==> run B <==
==> flow/design.v <==
module branch_history_register #(parameter M = 4) (
    input logic clk,
    input logic reset,
    input logic branch_outcome,   
    output logic [M-1:0] bhr_out  
);
    always_ff @(posedge clk or posedge reset) begin
        if (reset) 
            bhr_out <= 0;  
        else 
            bhr_out <= {bhr_out[M-2:0], branch_outcome};  
    end
endmodule
module mnk_bit_predictor #(parameter K = 4,
                        parameter N = 2,
                        parameter M = 4
                        ) (
    input logic clk,
    input logic reset,
    input logic [K-1:0] index,
    input logic [M-1:0] bhr_in,
    input logic branch_outcome,        
    output logic prediction            
);
    logic [N-1:0] pht [((1<<K)*(1<<M))-1:0];  
    logic [K + M -1:0] new_index;
    assign new_index = {bhr_in,index};
    assign prediction = pht[new_index][N-1];
    always_ff @(posedge clk , posedge reset) begin
        if (reset) begin
            for (int i = 0; i < (1<<K)*(1<<M); i++)
                pht[i] <= 0;  
        end
        else begin
            if (branch_outcome) begin
                if (~(&pht[new_index]))
                    pht[new_index] <= pht[new_index] + 1;
            end
            else begin
                if (pht[new_index] > 0)
                    pht[new_index] <= pht[new_index] - 1;
            end
        end
    end
endmodule
module predictor_top #(parameter M = 3, parameter K = 4, parameter N = 3) (
    input logic clk,
    input logic reset,
    input logic [K-1:0] index,
    input logic branch_outcome,  
    output logic prediction,      
    output logic success
);
    logic [M-1:0] bhr_out;      
    branch_history_register #(M) bhr_inst (
        .clk(clk),
        .reset(reset),
        .branch_outcome(branch_outcome),
        .bhr_out(bhr_out)
    );
    mnk_bit_predictor #(K, N, M) pht_inst (
        .clk(clk),
        .reset(reset),
        .index(index),
        .bhr_in (bhr_out),
        .branch_outcome(branch_outcome),
        .prediction(prediction)
    );
    always_comb  begin
        if (prediction == branch_outcome)
        begin success = 1; end
        else begin
        success = 0;
        end
    end 
endmodule
==> flow/run.sh <==
#!/bin/bash
# the make line also repeats each setting of config.mk as NAME=value (left out here)
make -C /OpenROAD-flow-scripts/flow DESIGN_CONFIG=/design/flow/config.mk WORK_HOME=/design/flow/orfs CLKGATE_MAP_FILE= finish
==> flow/config.mk <==
export PLATFORM = sky130hd
export DESIGN_NAME = predictor_top
export DESIGN_NICKNAME = predictor_top
export VERILOG_FILES = /design/flow/design.v
export SDC_FILE = /design/flow/constraint.sdc
export NUM_CORES = 4
export LEC_CHECK = 0
export CAP_MARGIN = 20
export CORE_MARGIN = 2
export CORE_UTILIZATION = 58
export SETUP_SLACK_MARGIN = 0.45
export SLEW_MARGIN = 20
==> flow/constraint.sdc <==
create_clock -name core_clock -period 3.29 [get_ports {clk}]
set_input_delay 0.6580 -clock core_clock [delete_from_list [all_inputs] [get_ports {clk}]]
set_output_delay 0.6580 -clock core_clock [all_outputs]
set_load 0.01 [all_outputs]
==> inputs of run G, as changes to run B <==
ABC_AREA = 0   (was default)
CORE_UTILIZATION = 72   (was 58)
CTS_CLUSTER_DIAMETER = 372   (was default)
CTS_CLUSTER_SIZE = 98   (was default)
PLACE_DENSITY = 0.39   (was default)
SETUP_SLACK_MARGIN = -0.29   (was 0.45)
TNS_END_PERCENT = 30   (was default)
==> flow/constraint.sdc (replaced) <==
create_clock -name core_clock -period 3.44 [get_ports {clk}]
set_input_delay 0.6880 -clock core_clock [delete_from_list [all_inputs] [get_ports {clk}]]
set_output_delay 0.6880 -clock core_clock [all_outputs]
set_load 0.01 [all_outputs]
==> inputs of run D, as changes to run B <==
ABC_AREA = 1   (was default)
CORE_MARGIN = 6   (was 2)
CORE_UTILIZATION = 24   (was 58)
GPL_ROUTABILITY_DRIVEN = 1   (was default)
MIN_ROUTING_LAYER = met2   (was default)
PLACE_DENSITY_LB_ADDON = 0.28   (was default)
SETUP_SLACK_MARGIN = default   (was 0.45)
==> flow/constraint.sdc (replaced) <==
create_clock -name core_clock -period 7.0 [get_ports {clk}]
set_input_delay 1.4000 -clock core_clock [delete_from_list [all_inputs] [get_ports {clk}]]
set_output_delay 1.4000 -clock core_clock [all_outputs]
set_load 0.01 [all_outputs]
==> results <==
Crit path capture: run B pht_inst.pht[29][1]; run G -; run D success
Critical Path RT: run B 3.77 ns; run G -; run D 5.60 ns
Fraction of cell area in non-clock buffers: run B 21.3%; run G -; run D 2.69%
Average cell area after synthesis: run B 10.9 um^2; run G 10.9 um^2; run D 6.75 um^2
Tool warning count: run B 35; run G -; run D 35
R2r setup slk: run B -1.38 ns; run G -; run D 2.02 ns
DIE WIDTH: run B 187 um; run G 169 um; run D 304 um
Area inside the core boundary: run B 0.0334 mm^2; run G 0.0268 mm^2; run D 0.0840 mm^2
DRT iter0 DRCs: run B 5126; run G -; run D 4132
Critical Path AT: run B 5.24 ns; run G -; run D 5.04 ns
Number of cells produced by synthesis: run B 1795; run G 1795; run D 3030
Number of routed nets with antenna violations: run B 0; run G -; run D 0
Wire length after detailed routing: run B 113000 um; run G -; run D 66900 um
Crit. End Element: run B flip-flop; run G -; run D output port
Outcome: run B finished with violations; run G did not finish; run D complete, no violations
Failing step: run B -; run G global routing; run D -
Violated checks: run B max-capacitance violations, max-slew violations, negative setup slack; run G -; run D -
HPWL reported at the end of detailed placement: run B 63900 um; run G 58900 um; run D 40400 um
Number of nets in the layout: run B 2228; run G -; run D 3018
Non-filler cells, final: run B 2710; run G -; run D 4183
Part of the cycle the worst path needs: run B 144%; run G -; run D 92.0%
Die ar.: run B 0.0351 mm^2; run G 0.0284 mm^2; run D 0.0923 mm^2
Clk power: run B 5.08 mW; run G -; run D 2.72 mW
Worst path bufs/invs: run B 6; run G -; run D 3
Vertical die size: run B 187 um; run G 169 um; run D 304 um
Portion of total power attributed to sequential cells: run B 36.4%; run G -; run D 41.4%
Critical-path top delay cell: run B sky130_fd_sc_hd__nor4bb_1; run G -; run D sky130_fd_sc_hd__nand2_1

========
==> harbor: inputs <==
Starts from the design.v that is shown in full above.
==> flow/config.mk <==
export PLATFORM = sky130hd
export DESIGN_NAME = predictor_top
export DESIGN_NICKNAME = predictor_top
export VERILOG_FILES = /design/flow/design.v
export SDC_FILE = /design/flow/constraint.sdc
export NUM_CORES = 4
export LEC_CHECK = 0
export ABC_AREA = 1
export CAP_MARGIN = 20
export CORE_MARGIN = 2
export CORE_UTILIZATION = 63
export PLACE_DENSITY = 0.41
export SLEW_MARGIN = 20
==> flow/constraint.sdc <==
create_clock -name core_clock -period 4.23 [get_ports {clk}]
set_input_delay 0.8460 -clock core_clock [delete_from_list [all_inputs] [get_ports {clk}]]
set_output_delay 0.8460 -clock core_clock [all_outputs]
set_load 0.01 [all_outputs]
run.sh (not shown) runs the stock make flow with config.mk's settings and CLKGATE_MAP_FILE=.
==> raven: changes against harbor <==
CORE_UTILIZATION = 72   (was 63)
CTS_CLUSTER_DIAMETER = 216   (was not set)
CTS_CLUSTER_SIZE = 75   (was not set)
HOLD_SLACK_MARGIN = 0.3   (was not set)
PLACE_DENSITY = not set   (was 0.41)
PLACE_DENSITY_LB_ADDON = 0.04   (was not set)
SETUP_SLACK_MARGIN = 1.1   (was not set)
SLEW_MARGIN = 0   (was 20)
==> flow/constraint.sdc (replaced) <==
create_clock -name core_clock -period 3.9 [get_ports {clk}]
set_input_delay 0.7800 -clock core_clock [delete_from_list [all_inputs] [get_ports {clk}]]
set_output_delay 0.7800 -clock core_clock [all_outputs]
set_load 0.01 [all_outputs]
==> lagoon: changes against harbor <==
ABC_AREA = 0   (was 1)
CORE_UTILIZATION = 72   (was 63)
CTS_CLUSTER_DIAMETER = 372   (was not set)
CTS_CLUSTER_SIZE = 98   (was not set)
PLACE_DENSITY = 0.39   (was 0.41)
TNS_END_PERCENT = 30   (was not set)
==> flow/constraint.sdc (replaced) <==
create_clock -name core_clock -period 3.44 [get_ports {clk}]
set_input_delay 0.6880 -clock core_clock [delete_from_list [all_inputs] [get_ports {clk}]]
set_output_delay 0.6880 -clock core_clock [all_outputs]
set_load 0.01 [all_outputs]
==> results <==
item                                                               raven       harbor                    lagoon
Pre-CTS setup slack                                            -0.797 ns    -0.460 ns                  -1.39 ns
Die Size                                                     0.0298 mm^2  0.0339 mm^2               0.0284 mm^2
Post-CTS setup buffer count                                           46            0                        40
Post_cts resized                                                     142           32                       104
Chip area estimate from yosys synthesis                      0.0204 mm^2  0.0204 mm^2               0.0195 mm^2
Floorplan net count                                                 3038         3038                      1803
Average footprint of a synthesized cell                        6.75 um^2    6.75 um^2                 10.9 um^2
Run status                                        stopped before the end  timing/DRC/antenna clean    stopped before the end
Last stage reached                              global routing (5_1_grt)            -  global routing (5_1_grt)
Height of the die                                                 172 um       184 um                    169 um
Detailed-placement wirelength estimate                          41800 um     40500 um                  58900 um
Placement row count                                                   61           65                        60
Max-area cell share                                                0.474        0.474                     0.496
Floorplan die width                                               172 um       184 um                    169 um
MUX area fraction                                                      0            0                     0.167
FP Core Util                                                       0.734        0.644                     0.728
Most instantiated library cell after synthesis                   nand2_1      nand2_1                   dfrtp_1
Number of levels the H-tree was split into                             1            2                         1
Yosys Instances                                                     3030         3030                      1795
GP Congestion                                                      0.929        0.944                      1.17
No activity file was given, so power comes from the tool's default toggle rates.
